Setup of v45:
==> flow/design.v <==
module  rgb_hsv(
	input                         clk,
	input                         rst,	
	input	     [7:0]            rgb_r,
	input	     [7:0]            rgb_g,
	input	     [7:0]            rgb_b,	
	output reg [8:0] 			  hsv_h, 
	output reg [7:0] 			  hsv_s, 
	output reg [7:0] 			  hsv_v  
);
reg [7:0] top; 
reg [13:0] top_60; 
reg [2:0] rgb_se;
reg [2:0] rgb_se_n; 
reg [7:0] max; 
reg [7:0] min; 
reg [7:0] max_min; 
reg [7:0] hsv_s_m;
reg [7:0] max_n;
reg [7:0] division; 
wire r_g, r_b, g_b;
assign r_g = (rgb_r > rgb_g)? 1'b1:1'b0; 
assign r_b = (rgb_r > rgb_b)? 1'b1:1'b0; 
assign g_b = (rgb_g > rgb_b)? 1'b1:1'b0; 
always @ (posedge clk or negedge rst)
begin
	if (!rst)
	begin
		max <= 8'd0;
		min <= 8'd0;
		top <= 8'd0;
		rgb_se <= 3'b010;
	end
	else 
	begin
	case ({r_g,r_b,g_b})
	3'b000:
			begin 
			max <= rgb_b;
			min <= rgb_r;
			top <= rgb_g - rgb_r; 
			rgb_se <= 3'b000;
			end
	3'b001:
			begin 
			max <= rgb_g;
			min <= rgb_r;
			top <= rgb_b - rgb_r; 
			rgb_se <= 3'b001;
			end
	3'b011:
			begin 
			max <= rgb_g;
			min <= rgb_b;
			top <= rgb_r - rgb_b; 
			rgb_se <= 3'b011;
			end
	3'b100:
			begin 
			max <= rgb_b;
			min <= rgb_g;
			top <= rgb_r - rgb_g; 
			rgb_se <= 3'b100;
			end
	3'b110:
			begin 
			max <= rgb_r;
			min <= rgb_g;
			top <= rgb_b - rgb_g; 
			rgb_se <= 3'b110;
			end
	3'b111:
			begin 
			max <= rgb_r;
			min <= rgb_b;
			top <= rgb_g - rgb_b; 
			rgb_se <= 3'b111;
			end
	default
			begin
			max <= 8'd0;
			min <= 8'd0;
			top <= 8'd0;
			rgb_se <= 3'b010;
			end
	endcase
end
end
always @ (posedge clk or negedge rst)
begin
	if (!rst)
		begin
		top_60 <= 14'd0;
		rgb_se_n <= 3'b010;
		max_min <= 8'd0;
		max_n <= 8'd0;
		end
	else
		begin
		top_60 <= {top,6'b000000} - {top,2'b00}; 
		rgb_se_n <= rgb_se;
		max_min <= max - min;
		max_n <= max;
		end
end
always @ (*)
begin
	division = (max_min > 8'd0) ? top_60 / max_min : 8'd240; 
end
always @ (posedge clk or negedge rst)
begin
	if (!rst)
		hsv_h <= 9'd0;
	else 
	begin
	case (rgb_se_n)
	3'b000:
			hsv_h <= 9'd240 - division; 
	3'b001:
			hsv_h <= 9'd120 + division; 
	3'b011:
			hsv_h <= 9'd120 - division; 
	3'b100:
			hsv_h <= 9'd240 + division; 
	3'b110:
			hsv_h <= 9'd360 - division; 
	3'b111:
			hsv_h <= division; 
	default
			hsv_h <= 9'd0;
	endcase
end
end
always @ (*)
begin
	hsv_s_m = (max_n > 8'd0)? ((max_min == max_n) ? 8'd255 : {max_min[7:0],8'b00000000} / max_n) : 8'd0;
end
always@(posedge clk or negedge rst)
begin
	if (!rst)
      hsv_s <= 8'd0;
	else
	hsv_s <= hsv_s_m;
end
always@(posedge clk or negedge rst)
begin
  if (!rst)
  hsv_v <= 8'd0;
  else
  hsv_v <= max_n;
 end
endmodule
module HSVComparator (
    input   clk,
    input wire [8:0] hsv_get_h, hsv_get_s, hsv_get_v,
    input wire [8:0] hsv_set_h, hsv_set_s, hsv_set_v,
    input wire [2:0] threshold_level,
    output reg [1:0] similar_flag  
);
parameter THRESHOLD1_H = 60, THRESHOLD1_S = 32, THRESHOLD1_V = 32;   
parameter THRESHOLD2_H = 15, THRESHOLD2_S = 8,  THRESHOLD2_V = 8;  
parameter THRESHOLD3_H = 10, THRESHOLD3_S = 5,  THRESHOLD3_V = 5;  
parameter THRESHOLD4_H = 5,  THRESHOLD4_S = 3,  THRESHOLD4_V = 3;   
reg [8:0] h_diff, s_diff, v_diff;
function [8:0] abs_diff;
    input [8:0] a, b;
    if (a > b) begin
        abs_diff = a - b;
    end else begin
        abs_diff = b - a;
    end
endfunction
always @(posedge clk) begin
    similar_flag <= 2'b0;  
    h_diff = abs_diff(hsv_get_h, hsv_set_h);
    s_diff = abs_diff(hsv_get_s, hsv_set_s);
    v_diff = abs_diff(hsv_get_v, hsv_set_v);
    if (h_diff > 180) begin
        h_diff = 360 - h_diff;
    end
    if ({hsv_set_h,hsv_set_s,hsv_set_v} == 24'b0)begin
        similar_flag <= 2'b10;
    end
    else begin
    case(threshold_level)
        3'b000: begin  
            if (h_diff <= THRESHOLD1_H && s_diff <= THRESHOLD1_S && v_diff <= THRESHOLD1_V) begin
                similar_flag <= 2'b01;  
            end
        end
        3'b001: begin  
            if (h_diff <= THRESHOLD2_H && s_diff <= THRESHOLD2_S && v_diff <= THRESHOLD2_V) begin
                similar_flag <= 2'b01;  
            end
        end
        3'b010: begin  
            if (h_diff <= THRESHOLD3_H && s_diff <= THRESHOLD3_S && v_diff <= THRESHOLD3_V) begin
                similar_flag <= 2'b01;  
            end
        end
        3'b111: begin  
            if (h_diff <= THRESHOLD4_H && s_diff <= THRESHOLD4_S && v_diff <= THRESHOLD4_V) begin
                similar_flag <= 2'b01;  
            end
        end
        default: ;  
    endcase 
    end
end
endmodule
module color_match (
    input  wire       clk,
    input  wire       rst_n,
    input  wire [7:0] get_r,
    input  wire [7:0] get_g,
    input  wire [7:0] get_b,
    input  wire [7:0] set_r,
    input  wire [7:0] set_g,
    input  wire [7:0] set_b,
    input  wire [2:0] threshold_level,
    output wire [8:0] get_h,
    output wire [7:0] get_s,
    output wire [7:0] get_v,
    output wire [8:0] set_h,
    output wire [7:0] set_s,
    output wire [7:0] set_v,
    output wire [1:0] similar_flag
);
    rgb_hsv rgb_hsv_get_inst (
        .clk   (clk),
        .rst   (rst_n),
        .rgb_r (get_r),
        .rgb_g (get_g),
        .rgb_b (get_b),
        .hsv_h (get_h),
        .hsv_s (get_s),
        .hsv_v (get_v)
    );
    rgb_hsv rgb_hsv_set_inst (
        .clk   (clk),
        .rst   (rst_n),
        .rgb_r (set_r),
        .rgb_g (set_g),
        .rgb_b (set_b),
        .hsv_h (set_h),
        .hsv_s (set_s),
        .hsv_v (set_v)
    );
    HSVComparator HSVComparator_inst (
        .clk             (clk),
        .hsv_get_h       (get_h),
        .hsv_get_s       ({1'b0, get_s}),
        .hsv_get_v       ({1'b0, get_v}),
        .hsv_set_h       (set_h),
        .hsv_set_s       ({1'b0, set_s}),
        .hsv_set_v       ({1'b0, set_v}),
        .threshold_level (threshold_level),
        .similar_flag    (similar_flag)
    );
endmodule
Settings: LEC_CHECK=0, CAP_MARGIN=20, CELL_PAD_IN_SITES_GLOBAL_PLACEMENT=1, CORE_MARGIN=3, CORE_UTILIZATION=40, CTS_CLUSTER_SIZE=45, MAX_ROUTING_LAYER=met4, SLEW_MARGIN=20; clock period 28.0 ns.
run.sh (not shown) runs the stock make flow with config.mk's settings and CLKGATE_MAP_FILE=.
v45 reached the final stage; the timing, design-rule and antenna checks on its layout passed.
Relative to v45, the following input files were edited for v41:
Settings: an added HOLD_SLACK_MARGIN of -0.06; an added SETUP_SLACK_MARGIN of -2.0; a deleted CTS_CLUSTER_SIZE that had been 45; a deleted MAX_ROUTING_LAYER that had been met4; a deleted CELL_PAD_IN_SITES_GLOBAL_PLACEMENT that had been 1; an added TNS_END_PERCENT of 60; a change of CORE_MARGIN from 3 to 2; an added PLACE_DENSITY of 0.6.
Notes after the runs:
v41 -> v45: area reported by Yosys stat delta 0, exact match. Changes observed in v41 relative to v45: total via count in the routed design shrank by 0.68%, shortest clock period the worst path allows after layout grew by 1.62 ns, met1 wire length shrank by 7.3 mm, area added between synthesis and finish shrank by 6.2 points. Of v41 and v45, just one finished clean: v45. What the final checks of v41 revealed, after a flow that finished every stage, was a layout that fails on negative setup slack.
Setup changes, v41 to v21
Settings: changing PLACE_DENSITY from 0.6 to 0.77; changing CORE_UTILIZATION from 40 to 48; setting ABC_AREA to 0 for the first time; removing HOLD_SLACK_MARGIN (formerly -0.06); changing TNS_END_PERCENT from 60 to 35; setting CTS_CLUSTER_SIZE to 100 for the first time; changing SETUP_SLACK_MARGIN from -2.0 to -1.85; setting CTS_CLUSTER_DIAMETER to 79 for the first time.
--- outcome ---
Although v21 finished all stages, its layout failed final checks on negative setup slack. From v41 to v21 the numbers moved as follows: global routing met3 resource utilization saw an increase, async set-or-reset flop fraction in the synthesized netlist saw little to no change, first-pass GRT wire length saw a decrease, post-synthesis to final-layout area growth saw little to no change. v41 reports its first element of the critical path as rgb_hsv_get_inst.max_n[6] while v21 reports rgb_hsv_get_inst.max_n[4]. Compared with v41, v21 shows a lower number of cells in the finished layout apart from fillers.
#### Input delta (v20 over v21)
Settings: CELL_PAD_IN_SITES_GLOBAL_PLACEMENT now 1, previously not set; CELL_PAD_IN_SITES_DETAIL_PLACEMENT now 1, previously not set; MAX_ROUTING_LAYER now met4, previously not set; CTS_CLUSTER_SIZE now 45, was 100; CORE_MARGIN now 6, was 2; CORE_UTILIZATION now 51, was 48; MIN_ROUTING_LAYER now met1, previously not set; SETUP_SLACK_MARGIN no longer set, was -1.85; TNS_END_PERCENT now 25, was 35; CAP_MARGIN now 40, was 20; CTS_CLUSTER_DIAMETER now 264, was 79; PLACE_DENSITY no longer set, was 0.77; GPL_ROUTABILITY_DRIVEN now 1, previously not set; ABC_AREA now 1, was 0.
Notes after the runs:
- v20 | stages: all done | timing, DRC, antenna: all pass
- v21 was routed with fewer vias than v20.
- Slowest cell on the critical path = or4b_2: v21; slowest cell on the critical path = dfrtp_2: v20
- The final critical path time including I/O delays and setup of v20 was superior to that of v21.
- v20 gives more gate count after technology mapping than v21 did.
[inputs] v54 vs v20
Settings: swapping met1 for met2 in MIN_ROUTING_LAYER; swapping met4 for met5 in MAX_ROUTING_LAYER; swapping 6 for 3 in CORE_MARGIN; clearing CELL_PAD_IN_SITES_DETAIL_PLACEMENT, which used to be 1; swapping 40 for 20 in CAP_MARGIN; clearing TNS_END_PERCENT, which used to be 25; clearing ABC_AREA, which used to be 1; clearing CTS_CLUSTER_DIAMETER, which used to be 264; swapping 51 for 40 in CORE_UTILIZATION; swapping 1 for 0 in GPL_ROUTABILITY_DRIVEN.
==> results <==
Diff v20 -> v54: total length of routed wires increased 9.0 mm, first-pass detailed-route iteration total saw an increase, register-to-register path setup slack shrank by 0.16 ns. Diff v20..v54 | final tally of max-slew violations | unchanged. In the route summary, v54 ends up with a via count exceeding that of v20. v54 can be clocked slower than v20.
The inputs of v33 differ from those of v54 as listed below.
Settings: MAX_ROUTING_LAYER: met5 -> unset; ABC_AREA: unset -> 0; TNS_END_PERCENT: unset -> 35; CTS_CLUSTER_DIAMETER: unset -> 344; CORE_UTILIZATION: 40 -> 48; CORE_MARGIN: 3 -> 2; CELL_PAD_IN_SITES_GLOBAL_PLACEMENT: 1 -> unset; MIN_ROUTING_LAYER: met2 -> unset; GPL_ROUTABILITY_DRIVEN: 0 -> unset; CTS_CLUSTER_SIZE: 45 -> 100.
[summary]
The number of non-clock inverters on v54 is in line with that on v33. Wire length per cell after detailed routing in v33 vs v54: down 2.1 um. Cell area after layout: v33 lower than v54.

========
// color_match: RTL as listed in full above, without the edits since
==> flow/config.mk <==
export PLATFORM = sky130hd
export DESIGN_NAME = color_match
export DESIGN_NICKNAME = color_match
export VERILOG_FILES = /design/flow/design.v
export SDC_FILE = /design/flow/constraint.sdc
export NUM_CORES = 4
export LEC_CHECK = 0
export CAP_MARGIN = 20
export CORE_MARGIN = 2
export CORE_UTILIZATION = 67
export CTS_CLUSTER_DIAMETER = 352
export CTS_CLUSTER_SIZE = 32
export HOLD_SLACK_MARGIN = -0.09
export PLACE_DENSITY = 0.6
export SLEW_MARGIN = 20
export TNS_END_PERCENT = 75
==> flow/constraint.sdc <==
create_clock -name core_clock -period 13.4 [get_ports {clk}]
set_input_delay 2.6800 -clock core_clock [delete_from_list [all_inputs] [get_ports {clk}]]
set_output_delay 2.6800 -clock core_clock [all_outputs]
set_load 0.01 [all_outputs]
The baseline ended with an error in 4_1_cts.
Rerun with:
CORE_UTILIZATION = 65   (was 67)
CTS_CLUSTER_DIAMETER = default   (was 352)
CTS_CLUSTER_SIZE = default   (was 32)
HOLD_SLACK_MARGIN = default   (was -0.09)
MAX_ROUTING_LAYER = met4   (was default)
PLACE_DENSITY = default   (was 0.6)
SETUP_SLACK_MARGIN = 4.43   (was default)
TNS_END_PERCENT = default   (was 75)
clock period = 29.3 ns   (was 13.4 ns; I/O delays follow)
=> The changed run completed, yet does not pass: setup timing. Synthesized cell count does not change. Area after synthesis stays the same. Die area climbs by 3.0%.
Rerun with:
CORE_UTILIZATION = 52   (was 65)
CTS_CLUSTER_SIZE = 99   (was default)
MAX_ROUTING_LAYER = default   (was met4)
PLACE_DENSITY = 0.6   (was default)
SETUP_SLACK_MARGIN = 4.07   (was 4.43)
clock period = 17.2 ns   (was 29.3 ns; I/O delays follow)
=> The new run ran to the end with violations: setup timing; hold slack is about the same; via count barely changes; register-to-register slack gets worse by 7800 ps; cell area went up by about a fifth; global-route usage fell by 5.7 points; synthesized area is unchanged; non-clock buffer count rose by 974; critical path depth shrinks by 1.
Rerun with:
CORE_UTILIZATION = 44   (was 52)
CTS_CLUSTER_SIZE = default   (was 99)
SETUP_SLACK_MARGIN = default   (was 4.07)
clock period = 27.2 ns   (was 17.2 ns; I/O delays follow)
Result:
- The changed run went through all stages and came out clean
- wire length came out lower by about a fifth
- non-clock buffer count goes down by 1169
- first-iteration DRC count decreases by a quarter to a third
- synthesized area stays the same
- setup slack is better by 9700 ps
- sequential share of layout area came out higher by 2.0 points
- via count drops by about a fifth
- synthesized cell count is unchanged
- critical path depth went down by 6

========
// color_match: RTL as listed in full above, without the edits since
clock: 48.5 ns
lec_check: 0
abc_area: 1
cap_margin: 20
core_margin: 2
core_utilization: 27
cts_cluster_diameter: 317
gpl_routability_driven: 0
gpl_timing_driven: 1
hold_slack_margin: 0.26
min_routing_layer: met2
place_density: 0.6
slew_margin: 20
tns_end_percent: 40
Edit:
- CORE_UTILIZATION: 27 -> 48
- CTS_CLUSTER_DIAMETER: 317 -> 49
- CTS_CLUSTER_SIZE: unset -> 100
- GPL_ROUTABILITY_DRIVEN: 0 -> unset
- GPL_TIMING_DRIVEN: 1 -> unset
- HOLD_SLACK_MARGIN: 0.26 -> unset
- MIN_ROUTING_LAYER: met2 -> unset
- PLACE_DENSITY: 0.6 -> unset
- TNS_END_PERCENT: 40 -> unset
- clock period: 48.5 -> 28.0 ns (I/O delays scaled with it)
Effect: The new run finished with timing, DRC and antenna clean. Register-to-register slack is worse by 17 ns. Cell count shrinks by 11%. Count of clock-buffer cells in the layout goes up by 2. Clock skew decreases by 0.0086 ns. Design area fell by 1.2%. Sequential share of layout area climbs by 0.15 points.
Edit:
- ABC_AREA: 1 -> unset
- CORE_ASPECT_RATIO: unset -> 1.21
- CORE_UTILIZATION: 48 -> 68
- CTS_CLUSTER_DIAMETER: 49 -> unset
- CTS_CLUSTER_SIZE: 100 -> unset
- HOLD_SLACK_MARGIN: unset -> -0.07
- PLACE_DENSITY: unset -> 0.6
- SETUP_SLACK_MARGIN: unset -> -2.0
- TNS_END_PERCENT: unset -> 65
What happened:
- The new run produced a layout that fails on setup timing
- die size drops by 28%
- non-clock buffer count rises by 131
- synthesized cell count is lower by 15%
- cell count falls by 15%
Edit:
- CORE_ASPECT_RATIO: 1.21 -> unset
- CORE_UTILIZATION: 68 -> 45
- HOLD_SLACK_MARGIN: -0.07 -> unset
- SETUP_SLACK_MARGIN: -2.0 -> unset
- TNS_END_PERCENT: 65 -> unset
- clock period: 28.0 -> 17.2 ns (I/O delays scaled with it)
After rerunning: The new run finished but failed the layout checks on setup timing; wire length increases by 24%; design area increases by about 36%; setup slack got worse by 8.6 ns; cell count increases by about 33%; non-clock buffer count increases by 1359; register-to-register slack got worse by 8.6 ns; hold slack improved by 0.0077 ns; first-iteration DRC count increases by about 18%; die area increases by about 50%; synthesized area does not change.
